north:
==> flow/design.v (excerpt) <==
module cnn_layer1 (
    input         clk,
    input         rst,
    input  [7:0]  pix_in,
    input         pix_valid,
    output [15:0] mp_out0,
    output        mp_valid0,
    output [15:0] mp_out1,
    output        mp_valid1,
    output [15:0] mp_out2,
    output        mp_valid2
);
For scale: ~11000 cells after synthesis, about 2300 flip-flops, about 62 I/O pins, ~140000 um^2 of cells after synthesis.
Settings: LEC_CHECK=0, CAP_MARGIN=20, CORE_MARGIN=2, CORE_UTILIZATION=70, PLACE_DENSITY=0.6, SETUP_SLACK_MARGIN=1.5, SLEW_MARGIN=20; clock period 10.7 ns.
run.sh (not shown) runs the stock make flow with config.mk's settings and CLKGATE_MAP_FILE=.
STATUS run=north STAGES=ALL_DONE FINAL_CHECKS=FAILED CAUSE=capacitance limit, slew limit, setup timing
--- input diff north..south ---
# north
export LEC_CHECK = 0
export CAP_MARGIN = 20
export CORE_MARGIN = 2
export CORE_UTILIZATION = 70
export PLACE_DENSITY = 0.6
export SETUP_SLACK_MARGIN = 1.5
export SLEW_MARGIN = 20
create_clock -name core_clock -period 10.7 [get_ports {clk}]
# south
export LEC_CHECK = 0
export CAP_MARGIN = 20
export CORE_MARGIN = 2
export CORE_UTILIZATION = 72
export CTS_CLUSTER_SIZE = 33
export PLACE_DENSITY_LB_ADDON = 0.0
export SLEW_MARGIN = 20
create_clock -name core_clock -period 6.92 [get_ports {clk}]
Results
The flow ended early for south: it failed with a tool error in global routing (5_1_grt). Core footprint, south and north: larger value in north. In the reports for south and north, the smaller total of cells resized after clock tree synthesis belongs to north. Post-placement cell count (south over north): increase, 926. south ended up with a lower total clock buffers created by CTS than north did.
Setup changes, south to east
# south
export LEC_CHECK = 0
export CAP_MARGIN = 20
export CORE_MARGIN = 2
export CORE_UTILIZATION = 72
export CTS_CLUSTER_SIZE = 33
export PLACE_DENSITY_LB_ADDON = 0.0
export SLEW_MARGIN = 20
create_clock -name core_clock -period 6.92 [get_ports {clk}]
# east
export LEC_CHECK = 0
export CAP_MARGIN = 20
export CORE_ASPECT_RATIO = 1.3
export CORE_MARGIN = 2
export CORE_UTILIZATION = 67
export CTS_CLUSTER_DIAMETER = 32
export GPL_TIMING_DRIVEN = 1
export MAX_ROUTING_LAYER = met4
export MIN_ROUTING_LAYER = met1
export PLACE_DENSITY_LB_ADDON = 0.01
export SETUP_SLACK_MARGIN = 2.61
export SLEW_MARGIN = 35
create_clock -name core_clock -period 11.7 [get_ports {clk}]
Findings:
east ran to completion and came out clean on the timing, DRC and antenna checks.
south -> east: post-synthesis chip area from yosys delta 0, exact match
Die area (east / south): 1.07
For top-level port count, south and east come out practically identical.
Final weighted congestion of routability-driven global placement down 0.41% in east wrt south
Input changes introduced in west (baseline for comparison: east):
# east
export LEC_CHECK = 0
export CAP_MARGIN = 20
export CORE_ASPECT_RATIO = 1.3
export CORE_MARGIN = 2
export CORE_UTILIZATION = 67
export CTS_CLUSTER_DIAMETER = 32
export GPL_TIMING_DRIVEN = 1
export MAX_ROUTING_LAYER = met4
export MIN_ROUTING_LAYER = met1
export PLACE_DENSITY_LB_ADDON = 0.01
export SETUP_SLACK_MARGIN = 2.61
export SLEW_MARGIN = 35
create_clock -name core_clock -period 11.7 [get_ports {clk}]
# west
export LEC_CHECK = 0
export CAP_MARGIN = 20
export CORE_ASPECT_RATIO = 1.3
export CORE_MARGIN = 2
export CORE_UTILIZATION = 70
export CTS_CLUSTER_DIAMETER = 32
export GPL_TIMING_DRIVEN = 1
export HOLD_SLACK_MARGIN = -0.07
export MAX_ROUTING_LAYER = met4
export MIN_ROUTING_LAYER = met1
export PLACE_DENSITY_LB_ADDON = 0.01
export SETUP_SLACK_MARGIN = 4.44
export SLEW_MARGIN = 35
create_clock -name core_clock -period 13.0 [get_ports {clk}]
## What came out
- Headroom to the max-slew limit, west and east, lower one = west.
- Relative to east, the overall track demand over capacity in global routing of west is higher by 2.1 points.
- On post-synthesis simple-gate area fraction, west tracks east almost exactly.
- In west, the shortest period the worst path allows came out 0.41 ns above the value in east.
- Required time of the worst setup path ended up 1.36 ns higher on west than on east.
- Clock transition at the registers of the reported paths: east vs west — no meaningful difference
- The post-CTS setup buffer count number comes out higher for west vs east.

* * *

== amber ==
Starting RTL as in the previous note.
Settings: LEC_CHECK=0, CAP_MARGIN=20, CORE_ASPECT_RATIO=1.3, CORE_MARGIN=2, CORE_UTILIZATION=72, CTS_CLUSTER_DIAMETER=32, CTS_CLUSTER_SIZE=47, GPL_TIMING_DRIVEN=1, MAX_ROUTING_LAYER=met4, MIN_ROUTING_LAYER=met1, PLACE_DENSITY_LB_ADDON=0.01, SETUP_SLACK_MARGIN=4.44, SLEW_MARGIN=35, TNS_END_PERCENT=5; clock period 15.0 ns.
FAIL amber @ 5_1_grt: tool exited with error
What quartz does differently from amber at the input level:
# amber
export LEC_CHECK = 0
export CAP_MARGIN = 20
export CORE_ASPECT_RATIO = 1.3
export CORE_MARGIN = 2
export CORE_UTILIZATION = 72
export CTS_CLUSTER_DIAMETER = 32
export CTS_CLUSTER_SIZE = 47
export GPL_TIMING_DRIVEN = 1
export MAX_ROUTING_LAYER = met4
export MIN_ROUTING_LAYER = met1
export PLACE_DENSITY_LB_ADDON = 0.01
export SETUP_SLACK_MARGIN = 4.44
export SLEW_MARGIN = 35
export TNS_END_PERCENT = 5
create_clock -name core_clock -period 15.0 [get_ports {clk}]
# quartz
export LEC_CHECK = 0
export CAP_MARGIN = 20
export CORE_MARGIN = 2
export CORE_UTILIZATION = 72
export PLACE_DENSITY_LB_ADDON = 0.0
export SETUP_SLACK_MARGIN = 2.05
export SLEW_MARGIN = 20
create_clock -name core_clock -period 6.92 [get_ports {clk}]
### Flow results
quartz got as far as 5_1_grt, where a tool error ended the run. FAIL amber @ 5_1_grt: tool exited with error. Per the comparison of quartz with amber, half-perimeter wire length of the detailed placement result grew by about 7%, async set-or-reset flop fraction in the synthesized netlist did not really move. Chip height (lower): quartz. Total number of H-tree levels ended up 1 lower on quartz than on amber. Yosys synthesis chip area came out exactly the same in quartz and amber. Re routability-driven placement congestion ratio: amber was lower than quartz. Number of clock buffers inserted by TritonCTS: quartz and amber compared, lower one is quartz. Note that the number of placed instances, taps included recorded for amber amounts to 0.906 times the value seen in quartz. Any difference in pre-placement core utilization between amber and quartz is small enough to ignore. Lower maximum buffer depth of the clock tree was reported by quartz, not amber. Minimum setup slack after placement, quartz and amber: higher on amber.
> inputs changed (quartz -> maple)
# quartz
export LEC_CHECK = 0
export CAP_MARGIN = 20
export CORE_MARGIN = 2
export CORE_UTILIZATION = 72
export PLACE_DENSITY_LB_ADDON = 0.0
export SETUP_SLACK_MARGIN = 2.05
export SLEW_MARGIN = 20
create_clock -name core_clock -period 6.92 [get_ports {clk}]
# maple
export LEC_CHECK = 0
export ABC_AREA = 1
export CAP_MARGIN = 20
export CELL_PAD_IN_SITES_DETAIL_PLACEMENT = 1
export CORE_ASPECT_RATIO = 0.84
export CORE_MARGIN = 2
export CORE_UTILIZATION = 70
export CTS_CLUSTER_DIAMETER = 303
export CTS_CLUSTER_SIZE = 86
export GPL_TIMING_DRIVEN = 1
export SETUP_SLACK_MARGIN = 2.37
export SLEW_MARGIN = 20
create_clock -name core_clock -period 17.6 [get_ports {clk}]
Status(maple) = ERROR, stage = 5_1_grt
Re number of distinct library cells after synthesis: maple is about 30% down on quartz.
Compared with quartz, maple shows horizontal die size that has gone up by more than 10%.
Number of buffers added by the clock tree synthesis step: maple < quartz
[maple] post-synth design cell area rose about 4.3% relative to quartz
Relative to quartz, the initial core utilization of maple is lower by 2.1 points.
Edits applied to the flow inputs when going from maple to harbor:
# maple
export LEC_CHECK = 0
export ABC_AREA = 1
export CAP_MARGIN = 20
export CELL_PAD_IN_SITES_DETAIL_PLACEMENT = 1
export CORE_ASPECT_RATIO = 0.84
export CORE_MARGIN = 2
export CORE_UTILIZATION = 70
export CTS_CLUSTER_DIAMETER = 303
export CTS_CLUSTER_SIZE = 86
export GPL_TIMING_DRIVEN = 1
export SETUP_SLACK_MARGIN = 2.37
export SLEW_MARGIN = 20
create_clock -name core_clock -period 17.6 [get_ports {clk}]
# harbor
export LEC_CHECK = 0
export ABC_AREA = 1
export CAP_MARGIN = 15
export CORE_ASPECT_RATIO = 0.7
export CORE_MARGIN = 2
export CORE_UTILIZATION = 72
export CTS_CLUSTER_DIAMETER = 393
export CTS_CLUSTER_SIZE = 98
export PLACE_DENSITY = 0.42
export SETUP_SLACK_MARGIN = 0.5
export SLEW_MARGIN = 20
export TNS_END_PERCENT = 45
create_clock -name core_clock -period 5.88 [get_ports {clk}]
Findings:
harbor: it failed with a tool error in 5_1_grt, so there are no final results.
Effective utilization at floorplan: harbor vs maple up 1.9 points
maple → harbor: post-synth area from yosys stat did not really move; synthesized cell count did not really move; weighted congestion at the end of routability-driven global placement went up; count of buffers added by post-CTS timing repair for setup went up; die size went down.
Instance count after placement with tap cells included (harbor over maple): increase, 1,479
Summary: with maple as the reference, vertical die size in harbor moved down by a little under 10%.
Compared with maple, harbor shows placed cell area higher by 8.0%.

* * *

Starting RTL as in the previous note.
make LEC_CHECK=0 CAP_MARGIN=20 CORE_MARGIN=2 CORE_UTILIZATION=40 PLACE_DENSITY=0.6 SLEW_MARGIN=20 finish   # period 12.7 ns
Edit:
Settings changed: ABC_AREA set to 1, CORE_ASPECT_RATIO set to 1.3, CORE_UTILIZATION 40 to 72, CTS_CLUSTER_DIAMETER set to 228, GPL_TIMING_DRIVEN set to 1, HOLD_SLACK_MARGIN set to -0.07, MAX_ROUTING_LAYER set to met4, MIN_ROUTING_LAYER set to met1, PLACE_DENSITY 0.6 to unset, PLACE_DENSITY_LB_ADDON set to 0.03, SETUP_SLACK_MARGIN set to 3.64, SLEW_MARGIN 20 to 35.
Clock period 12.7 ns to 12.5 ns, I/O delays scaled along.
Outcome: The new run stopped in global routing (5_1_grt) with GRT-0116; die area came out lower by about 40%; synthesized area increases by about 4.3%; synthesized cell count rises by about 22%.
